Design shuzizhong, start of the top module:
module shuzizhong(
    input wire clk1,         
    input wire reset,        
    input wire ah1,          
    input wire am1,          
    input wire alarm1,       
    input wire en,           
    input wire naozhong,     
    output wire [0:6] shi,       
    output wire [0:6] ge,        
    output wire [0:6] min_shi,   
    output wire [0:6] min_ge,    
    output wire [0:6] sec_shi,   
    output wire [0:6] sec_ge,    
    output wire daodian,     
    output wire audio        
);
clock: 10.7 ns
lec_check: 0
abc_area: 1
cap_margin: 30
cell_pad_in_sites_detail_placement: 0
core_margin: 2
core_utilization: 70
cts_cluster_diameter: 231
cts_cluster_size: 15
hold_slack_margin: 0.03
max_routing_layer: met5
setup_slack_margin: -0.45
slew_margin: 20
run.sh (not shown) runs the stock make flow with config.mk's settings and CLKGATE_MAP_FILE=.
The starting point finished with negative setup slack left.
Change:
--- a/flow/config.mk
+++ b/flow/config.mk
@@ -9,2 +9 @@
-export CAP_MARGIN = 30
-export CELL_PAD_IN_SITES_DETAIL_PLACEMENT = 0
+export CAP_MARGIN = 20
@@ -13,5 +12 @@
-export CTS_CLUSTER_DIAMETER = 231
-export CTS_CLUSTER_SIZE = 15
-export HOLD_SLACK_MARGIN = 0.03
-export MAX_ROUTING_LAYER = met5
-export SETUP_SLACK_MARGIN = -0.45
+export CTS_CLUSTER_DIAMETER = 201
The new run finished but failed the layout checks on negative setup slack.
Total power grows by 0.87%.
Sequential share of layout area shrinks by 0.52 points.
Worst hold slack gains 5.0 ps.
Routed wire length grows by 17%.
Critical path depth shrinks by 9.
Worst setup slack loses 320 ps.
Change:
--- a/flow/config.mk
+++ b/flow/config.mk
@@ -11 +11 @@
-export CORE_UTILIZATION = 70
+export CORE_UTILIZATION = 72
@@ -12,0 +13,3 @@
+export HOLD_SLACK_MARGIN = 0.29
+export PLACE_DENSITY = 0.66
+export SETUP_SLACK_MARGIN = 0.77
With this change the flow died in global routing.
Synthesized area stays the same.
Synthesized cell count stays the same.
Die area fell by 2.7%.

========
shuzizhong again, from the RTL that the note above started with.
clock: 25.0 ns
lec_check: 0
cap_margin: 20
core_margin: 2
core_utilization: 25
cts_cluster_diameter: 378
cts_cluster_size: 100
hold_slack_margin: -0.08
slew_margin: 20
The first run finished clean.
==> next run, changes <==
ABC_AREA = 0   (was not set)
CAP_MARGIN = 10   (was 20)
CELL_PAD_IN_SITES_DETAIL_PLACEMENT = 1   (was not set)
CORE_MARGIN = 9   (was 2)
CORE_UTILIZATION = 40   (was 25)
CTS_CLUSTER_DIAMETER = not set   (was 378)
CTS_CLUSTER_SIZE = 18   (was 100)
GPL_ROUTABILITY_DRIVEN = 0   (was not set)
HOLD_SLACK_MARGIN = 0.12   (was -0.08)
MIN_ROUTING_LAYER = met2   (was not set)
SETUP_SLACK_MARGIN = 1.64   (was not set)
SLEW_MARGIN = 5   (was 20)
TNS_END_PERCENT = 40   (was not set)
Outcome: Final area falls by a few percent. Clock power rises by roughly a tenth. Via count rises by well over a third. Setup slack is worse by 0.68 ns. First-iteration DRC count rises to 3.2 times its value. Worst hold slack is better by 0.012 ns.
==> next run, changes <==
ABC_AREA = not set   (was 0)
CAP_MARGIN = 35   (was 10)
CELL_PAD_IN_SITES_DETAIL_PLACEMENT = not set   (was 1)
CORE_MARGIN = 2   (was 9)
CTS_CLUSTER_SIZE = not set   (was 18)
HOLD_SLACK_MARGIN = 0.27   (was 0.12)
MIN_ROUTING_LAYER = not set   (was met2)
SETUP_SLACK_MARGIN = not set   (was 1.64)
SLEW_MARGIN = 20   (was 5)
TNS_END_PERCENT = not set   (was 40)
The changed run completed without violations.
Synthesized cell count is unchanged.
Hold slack is worse by 0.0089 ns.
Clock-buffer cell count is lower by 2.
Worst setup slack is better by 1.3 ns.
Wire length is lower by about a fifth.
Final area hardly moves.
Sequential cell count does not change.
Non-clock buffer count is higher by 2.
Global-route usage is lower by 10 points.
Die area is lower by roughly a tenth.
Core utilization is about the same.
==> next run, changes <==
CAP_MARGIN = 20   (was 35)
CORE_UTILIZATION = 61   (was 40)
CTS_CLUSTER_DIAMETER = 378   (was not set)
CTS_CLUSTER_SIZE = 100   (was not set)
GPL_ROUTABILITY_DRIVEN = not set   (was 0)
HOLD_SLACK_MARGIN = -0.08   (was 0.27)
SETUP_SLACK_MARGIN = 5.0   (was not set)
What happened: Via count rises by 0.45%; cell count drops by 6.2%; design area came out lower by 1.2%; combinational power is lower by about 6%.
==> next run, changes <==
CELL_PAD_IN_SITES_GLOBAL_PLACEMENT = 3   (was not set)
CORE_UTILIZATION = 25   (was 61)
PLACE_DENSITY = 0.91   (was not set)
SETUP_SLACK_MARGIN = not set   (was 5.0)
TNS_END_PERCENT = 20   (was not set)
Setup slack gets worse by 0.87 ns.
Critical path depth decreases by 1.
Combinational power is higher by a few percent.
Routed wire length rose by roughly a tenth.
Via count drops slightly.
Power is estimated from default activity; no workload was simulated.
